## CORDIC_Top
module CORDIC_Top (
    input clk,
    input [31:0] target,
	 output [31:0] cos_x
);
	wire sign_intermediate[0:6];
	wire USE_SIN_intermediate[0:6];
	wire [32:0] angle_intermediate[0:6];
	wire [32:0] x_intermediate[0:6];
	wire [32:0] y_intermediate[0:6];
	wire [32:0] target_intermediate[0:6];
	wire [32:0] arctan[0:13];
	wire [7:0] ite[0:6];
	wire [32:0] x_init = 33'b01;
	wire [32:0] y_init = 33'b001;
	assign arctan[0]  = 33'b000011111010110110111011000000000;
	assign arctan[1]  = 33'b000001111111010101101110101010000;
	assign arctan[2]  = 33'b000000111111111010101011011110000;
	assign arctan[3]  = 33'b000000011111111111010101010111000;
	assign arctan[4]  = 33'b000000001111111111111010101010110;
	assign arctan[5]  = 33'b000000000111111111111111010101011;
	assign arctan[6]  = 33'b000000000011111111111111111010110;
	assign arctan[7]  = 33'b000000000001111111111111111111011;
	assign arctan[8]  = 33'b000000000000111111111111111111111;
	assign arctan[9]  = 33'b000000000000100000000000000000000;
	assign arctan[10] = 33'b000000000000010000000000000000000;
	assign arctan[11] = 33'b000000000000001000000000000000000;
	assign arctan[12] = 33'b000000000000000100000000000000000;
	assign arctan[13] = 33'b000000000000000010000000000000000;
	assign ite[0]  = 8'b00100011;
	assign ite[1]  = 8'b01000101;
	assign ite[2]  = 8'b01100111;
	assign ite[3]  = 8'b10001001;
	assign ite[4]  = 8'b10101011;
	assign ite[5]  = 8'b11001101;
	assign ite[6]  = 8'b11101111;
	reg init_sign;
	reg USE_SIN;
	wire [32:0] init_angle = 33'b000111011010110001100111000000000;
	reg [32:0] ext_target;
	reg [32:0] fin_target;
	always @* begin
		ext_target = { 1'b0 , target};
  ...
Size in the first run: roughly 65 I/O pins.
Settings: LEC_CHECK=0, ABC_AREA=1, CAP_MARGIN=10, CELL_PAD_IN_SITES_DETAIL_PLACEMENT=2, CELL_PAD_IN_SITES_GLOBAL_PLACEMENT=2, CORE_ASPECT_RATIO=0.99, CORE_MARGIN=2, CORE_UTILIZATION=37, CTS_CLUSTER_DIAMETER=385, GPL_ROUTABILITY_DRIVEN=0, GPL_TIMING_DRIVEN=0, HOLD_SLACK_MARGIN=0.28, MIN_ROUTING_LAYER=met1, PLACE_DENSITY_LB_ADDON=0.14, SLEW_MARGIN=40, TNS_END_PERCENT=60; clock period 14.6 ns.
run.sh (not shown) runs the stock make flow with config.mk's settings and CLKGATE_MAP_FILE=.
==> next run, changes <==
ABC_AREA = not set   (was 1)
CAP_MARGIN = 20   (was 10)
CELL_PAD_IN_SITES_DETAIL_PLACEMENT = not set   (was 2)
CELL_PAD_IN_SITES_GLOBAL_PLACEMENT = not set   (was 2)
CORE_ASPECT_RATIO = not set   (was 0.99)
CORE_UTILIZATION = 72   (was 37)
CTS_CLUSTER_DIAMETER = not set   (was 385)
GPL_ROUTABILITY_DRIVEN = not set   (was 0)
GPL_TIMING_DRIVEN = not set   (was 0)
HOLD_SLACK_MARGIN = not set   (was 0.28)
MIN_ROUTING_LAYER = not set   (was met1)
PLACE_DENSITY = 0.67   (was not set)
PLACE_DENSITY_LB_ADDON = not set   (was 0.14)
SLEW_MARGIN = 20   (was 40)
TNS_END_PERCENT = not set   (was 60)
clock period = 9.45 ns   (was 14.6 ns; I/O delays follow)
- worst setup slack degrades by 1.4 ns
- die area fell by 48%
- final cell count fell by 18%
- sequential cell count is unchanged
- design area hardly moves

========
alpha:
The RTL this note starts from:
==> flow/design.v <==
module CORDIC_Stage (
	input clk,
	input rst,
	input sign_in,
	input USE_SIN_in,
	input [7:0] ite,
	input [32:0] arctan_in_1,
	input [32:0] arctan_in_2,
	input [32:0] target_in,
	input [32:0] curr_angle_in,
	input [32:0] x_in,
	input [32:0] y_in,
	output sign_out,
	output USE_SIN_out,
	output [32:0] curr_angle_out,
	output [32:0] x_out,
	output [32:0] y_out,
	output [32:0] target_out
	);
	reg sign;
	reg [32:0] x[0:1];
	reg [32:0] y[0:1];
	reg [32:0] y_tmp[0:3];
	reg [32:0] x_tmp[0:3];
	reg [3:0] count[0:1];
	reg [32:0] current_angle[0:1];
	reg [32:0] atan[0:1];
	reg [32:0] target_q;
	reg USE_SIN_q;
	reg sign_q;
	reg [32:0] x_q;
	reg [32:0] y_q;
	reg [32:0] current_angle_q;
	always @(posedge clk) begin
			sign = sign_in;
			target_q <= target_in;
			USE_SIN_q <= USE_SIN_in;
			count[0] = ite[7:4];
			y_tmp[0] = sign ? y_in : ~y_in+1;
			y_tmp[1] = {y_tmp[0][32], y_tmp[0][31:0]>>count[0]};
			x_tmp[0] = sign ? x_in : ~x_in+1;
			x_tmp[1] = {x_tmp[0][32], x_tmp[0][31:0]>>count[0]};
			x[0] = x_in + y_tmp[1];
			y[0] = x_tmp[1] + y_in;
			atan[0] = sign ? arctan_in_1 : ~arctan_in_1+1;
			current_angle[0] = curr_angle_in + atan[0];
			if (current_angle[0] > target_in) begin
				sign = 1'b0;
			end
			else begin
				sign = 1'b1;
			end
			count[1] = ite[3:0];
			y_tmp[2] = sign ? y[0] : ~y[0]+1;
			y_tmp[3] = {y_tmp[2][32], y_tmp[2][31:0]>>count[1]};
			x_tmp[2] = sign ? x[0] : ~x[0]+1;
			x_tmp[3] = {x_tmp[2][32], x_tmp[2][31:0]>>count[1]};
			x[1] = x[0] + y_tmp[3];
			y[1] = x_tmp[3] + y[0];
			atan[1] = sign ? arctan_in_2 : ~arctan_in_2+1;
			current_angle[1] = current_angle[0] + atan[1];
			if (current_angle[1] > target_in) begin
				sign = 1'b0;
			end
			else begin
				sign = 1'b1;
			end
			sign_q <= sign;
			x_q <= x[1];
			y_q <= y[1];
			current_angle_q <= current_angle[1];
	end
	assign sign_out = sign_q;
	assign curr_angle_out = current_angle_q;
	assign x_out = x_q;
	assign y_out = y_q;
	assign USE_SIN_out = USE_SIN_q;
	assign target_out = target_q;
endmodule
module CORDIC_Top (
    input clk,
    input [31:0] target,
	 output [31:0] cos_x
);
	wire sign_intermediate[0:6];
	wire USE_SIN_intermediate[0:6];
	wire [32:0] angle_intermediate[0:6];
	wire [32:0] x_intermediate[0:6];
	wire [32:0] y_intermediate[0:6];
	wire [32:0] target_intermediate[0:6];
	wire [32:0] arctan[0:13];
	wire [7:0] ite[0:6];
	wire [32:0] x_init = 33'b01;
	wire [32:0] y_init = 33'b001;
	assign arctan[0]  = 33'b000011111010110110111011000000000;
	assign arctan[1]  = 33'b000001111111010101101110101010000;
	assign arctan[2]  = 33'b000000111111111010101011011110000;
	assign arctan[3]  = 33'b000000011111111111010101010111000;
	assign arctan[4]  = 33'b000000001111111111111010101010110;
	assign arctan[5]  = 33'b000000000111111111111111010101011;
	assign arctan[6]  = 33'b000000000011111111111111111010110;
	assign arctan[7]  = 33'b000000000001111111111111111111011;
	assign arctan[8]  = 33'b000000000000111111111111111111111;
	assign arctan[9]  = 33'b000000000000100000000000000000000;
	assign arctan[10] = 33'b000000000000010000000000000000000;
	assign arctan[11] = 33'b000000000000001000000000000000000;
	assign arctan[12] = 33'b000000000000000100000000000000000;
	assign arctan[13] = 33'b000000000000000010000000000000000;
	assign ite[0]  = 8'b00100011;
	assign ite[1]  = 8'b01000101;
	assign ite[2]  = 8'b01100111;
	assign ite[3]  = 8'b10001001;
	assign ite[4]  = 8'b10101011;
	assign ite[5]  = 8'b11001101;
	assign ite[6]  = 8'b11101111;
	reg init_sign;
	reg USE_SIN;
	wire [32:0] init_angle = 33'b000111011010110001100111000000000;
	reg [32:0] ext_target;
	reg [32:0] fin_target;
	always @* begin
		ext_target = { 1'b0 , target};
		USE_SIN = 0;
		if (ext_target > init_angle) begin
			if (ext_target > 33'b00111) begin
				fin_target = 33'b011001001000011111101101010100010 + (~ext_target + 1);
				init_sign = 1;
				USE_SIN = 1;
			end else begin
				init_sign = 1;
				fin_target = ext_target;
			end
		end
		else begin
			init_sign = 0;
			fin_target = ext_target;
		end
	end
	CORDIC_Stage stage1(
		 .clk(clk),
		 .sign_in(init_sign),
		 .USE_SIN_in(USE_SIN),
		 .ite(ite[0]),
		 .target_in(fin_target),
		 .arctan_in_1(arctan[0]),
		 .arctan_in_2(arctan[1]),
		 .curr_angle_in(init_angle),
		 .x_in(x_init),
		 .y_in(y_init),
		 .sign_out(sign_intermediate[0]),
		 .curr_angle_out(angle_intermediate[0]),
		 .x_out(x_intermediate[0]),
		 .y_out(y_intermediate[0]),
		 .target_out(target_intermediate[0]),
		 .USE_SIN_out(USE_SIN_intermediate[0])
	);
	CORDIC_Stage stage2(
		 .clk(clk),
		 .sign_in(sign_intermediate[0]),
		 .USE_SIN_in(USE_SIN_intermediate[0]),
		 .ite(ite[1]),
		 .target_in(target_intermediate[0]),
		 .arctan_in_1(arctan[2]),
		 .arctan_in_2(arctan[3]),
		 .curr_angle_in(angle_intermediate[0]),
		 .x_in(x_intermediate[0]),
		 .y_in(y_intermediate[0]),
		 .sign_out(sign_intermediate[1]),
		 .curr_angle_out(angle_intermediate[1]),
		 .x_out(x_intermediate[1]),
		 .y_out(y_intermediate[1]),
		 .target_out(target_intermediate[1]),
		 .USE_SIN_out(USE_SIN_intermediate[1])
	);
	CORDIC_Stage stage3(
		 .clk(clk),
		 .sign_in(sign_intermediate[1]),
		 .USE_SIN_in(USE_SIN_intermediate[1]),
		 .ite(ite[2]),
		 .target_in(target_intermediate[1]),
		 .arctan_in_1(arctan[4]),
		 .arctan_in_2(arctan[5]),
		 .curr_angle_in(angle_intermediate[1]),
		 .x_in(x_intermediate[1]),
		 .y_in(y_intermediate[1]),
		 .sign_out(sign_intermediate[2]),
		 .curr_angle_out(angle_intermediate[2]),
		 .x_out(x_intermediate[2]),
		 .y_out(y_intermediate[2]),
		 .target_out(target_intermediate[2]),
		 .USE_SIN_out(USE_SIN_intermediate[2])
	);
	CORDIC_Stage stage4(
		 .clk(clk),
		 .sign_in(sign_intermediate[2]),
		 .USE_SIN_in(USE_SIN_intermediate[2]),
		 .ite(ite[3]),
		 .target_in(target_intermediate[2]),
		 .arctan_in_1(arctan[6]),
		 .arctan_in_2(arctan[7]),
		 .curr_angle_in(angle_intermediate[2]),
		 .x_in(x_intermediate[2]),
		 .y_in(y_intermediate[2]),
		 .sign_out(sign_intermediate[3]),
		 .curr_angle_out(angle_intermediate[3]),
		 .x_out(x_intermediate[3]),
		 .y_out(y_intermediate[3]),
		 .target_out(target_intermediate[3]),
		 .USE_SIN_out(USE_SIN_intermediate[3])
	);
	CORDIC_Stage stage5(
		 .clk(clk),
		 .sign_in(sign_intermediate[3]),
		 .USE_SIN_in(USE_SIN_intermediate[3]),
		 .ite(ite[4]),
		 .target_in(target_intermediate[3]),
		 .arctan_in_1(arctan[8]),
		 .arctan_in_2(arctan[9]),
		 .curr_angle_in(angle_intermediate[3]),
		 .x_in(x_intermediate[3]),
		 .y_in(y_intermediate[3]),
		 .sign_out(sign_intermediate[4]),
		 .curr_angle_out(angle_intermediate[4]),
		 .x_out(x_intermediate[4]),
		 .y_out(y_intermediate[4]),
		 .target_out(target_intermediate[4]),
		 .USE_SIN_out(USE_SIN_intermediate[4])
	);
	CORDIC_Stage stage6(
		 .clk(clk),
		 .sign_in(sign_intermediate[4]),
		 .USE_SIN_in(USE_SIN_intermediate[4]),
		 .ite(ite[5]),
		 .target_in(target_intermediate[4]),
		 .arctan_in_1(arctan[10]),
		 .arctan_in_2(arctan[11]),
		 .curr_angle_in(angle_intermediate[4]),
		 .x_in(x_intermediate[4]),
		 .y_in(y_intermediate[4]),
		 .sign_out(sign_intermediate[5]),
		 .curr_angle_out(angle_intermediate[5]),
		 .x_out(x_intermediate[5]),
		 .y_out(y_intermediate[5]),
		 .target_out(target_intermediate[5]),
		 .USE_SIN_out(USE_SIN_intermediate[5])
	);
	CORDIC_Stage stage7(
		 .clk(clk),
		 .sign_in(sign_intermediate[5]),
		 .USE_SIN_in(USE_SIN_intermediate[5]),
		 .ite(ite[6]),
		 .target_in(target_intermediate[5]),
		 .arctan_in_1(arctan[12]),
		 .arctan_in_2(arctan[13]),
		 .curr_angle_in(angle_intermediate[5]),
		 .x_in(x_intermediate[5]),
		 .y_in(y_intermediate[5]),
		 .sign_out(sign_intermediate[6]),
		 .curr_angle_out(angle_intermediate[6]),
		 .x_out(x_intermediate[6]),
		 .y_out(y_intermediate[6]),
		 .target_out(target_intermediate[6]),
		 .USE_SIN_out(USE_SIN_intermediate[6])
	);
	wire [31:0] K = 32'b01101101111011001010110110001011;
	wire [31:0] done;
	assign done = USE_SIN_intermediate[6] ? y_intermediate[6][31:0] : x_intermediate[6][31:0];
	assign cos_x = done*K;
endmodule
==> flow/config.mk <==
export PLATFORM = sky130hd
export DESIGN_NAME = CORDIC_Top
export DESIGN_NICKNAME = CORDIC_Top
export VERILOG_FILES = /design/flow/design.v
export SDC_FILE = /design/flow/constraint.sdc
export NUM_CORES = 4
export LEC_CHECK = 0
export CAP_MARGIN = 0
export CELL_PAD_IN_SITES_DETAIL_PLACEMENT = 1
export CELL_PAD_IN_SITES_GLOBAL_PLACEMENT = 1
export CORE_ASPECT_RATIO = 0.68
export CORE_MARGIN = 2
export CORE_UTILIZATION = 27
export GPL_ROUTABILITY_DRIVEN = 0
export HOLD_SLACK_MARGIN = -0.1
export MAX_ROUTING_LAYER = met4
export SLEW_MARGIN = 40
export TNS_END_PERCENT = 15
==> flow/constraint.sdc <==
create_clock -name core_clock -period 17.3 [get_ports {clk}]
set_input_delay 3.4600 -clock core_clock [delete_from_list [all_inputs] [get_ports {clk}]]
set_output_delay 3.4600 -clock core_clock [all_outputs]
set_load 0.01 [all_outputs]
alpha was carried through to the last stage, and its layout satisfied the timing, DRC and antenna checks.
The following lists how beta was set up differently from alpha:
Settings: an added PLACE_DENSITY_LB_ADDON of 0.01; a deleted TNS_END_PERCENT that had been 15; a change of CAP_MARGIN from 0 to 20; a change of CORE_UTILIZATION from 27 to 72; a deleted CELL_PAD_IN_SITES_GLOBAL_PLACEMENT that had been 1; a deleted CORE_ASPECT_RATIO that had been 0.68; a deleted HOLD_SLACK_MARGIN that had been -0.1; a change of SLEW_MARGIN from 40 to 20; a deleted CELL_PAD_IN_SITES_DETAIL_PLACEMENT that had been 1; a deleted GPL_ROUTABILITY_DRIVEN that had been 0; a deleted MAX_ROUTING_LAYER that had been met4; a change of the clock period (ns, I/O delays scaled along) from 17.3 to 8.98.
### Flow results
- beta vs alpha — critical path depth rose 1.
- beta ran in full, but the layout does not pass; the checks complain about setup timing.
- beta against alpha: least setup slack across all paths after layout went down by 5290 ps; die boundary height went down by 25%; met1 track demand over resource in global routing went up by 20 points; area of placed instances went down by 840 um2.
Modified inputs, gamma compared to beta
Settings: putting CTS_CLUSTER_DIAMETER at 373 where nothing was set; putting CTS_CLUSTER_SIZE at 97 where nothing was set; clearing PLACE_DENSITY_LB_ADDON, which used to be 0.01; swapping 8.98 for 6.28 in the clock period (ns, I/O delays scaled along).
## What came out
- Tool error DPL-0038 stopped gamma during clock tree synthesis; no final results.
- Fraction of the mapped netlist area in adder cells came out exactly the same in beta and gamma.
- From beta to gamma, distinct cell type count after synthesis did not move at all.
- Delta (gamma minus beta): vertical extent of the die comparable, chip area line of the yosys report neither gained nor lost much.
- The placed wire-length estimate after detailed placement number comes out lower for beta vs gamma.
- gamma vs beta — placed cell count climbed by more than 10%
Relative to gamma, the following input files were edited for delta:
Settings: clearing CTS_CLUSTER_SIZE, which used to be 97; swapping 72 for 40 in CORE_UTILIZATION; clearing CTS_CLUSTER_DIAMETER, which used to be 373; swapping 6.28 for 5.56 in the clock period (ns, I/O delays scaled along).
## What came out
- STATUS run=delta STAGES=ALL_DONE FINAL_CHECKS=FAILED CAUSE=setup timing
- NOTE: routability congestion estimate from global placement in delta falls short of that of gamma
- Summary: with gamma as the reference, post-place instance area in delta moved up by a few percent.
- Summary of delta over gamma: number of flip-flops and latches in the synthesized netlist has remained practically unchanged; die span in y has increased.
- delta -> gamma: count of buffers inserted at the top-level ports delta 0, exact match
- Comparing gamma and delta, HPWL after detailed placement is higher on gamma.
- Compare gamma and delta | number of placed instances, taps included higher: delta
Relative to delta, the following input files were edited for epsilon:
Settings: setting PLACE_DENSITY_LB_ADDON to 0.0 for the first time; setting SETUP_SLACK_MARGIN to 2.56 for the first time; changing CORE_UTILIZATION from 40 to 72; changing the clock period (ns, I/O delays scaled along) from 5.56 to 8.94.
## What came out
- What the final checks of epsilon revealed, after a flow that finished every stage, was a layout that fails on setup timing.
- Looking at wire length on met3, epsilon sits above delta.
- Diff delta -> epsilon: non-filler instance count after layout decreased about 27%; core utilization at floorplan increased 32 points.
- Changes observed in epsilon relative to delta: first-pass GRT wire length moved down, worst setup slack climbed 2690 ps.
- epsilon vs. delta: number of tap cells added at floorplan shrank by 896; core occupancy in the finished layout grew by 25 points; transition time at the pin with the least slew margin grew by 300 ps.
- Sequential share of layout area for epsilon: 3.5 points up relative to delta
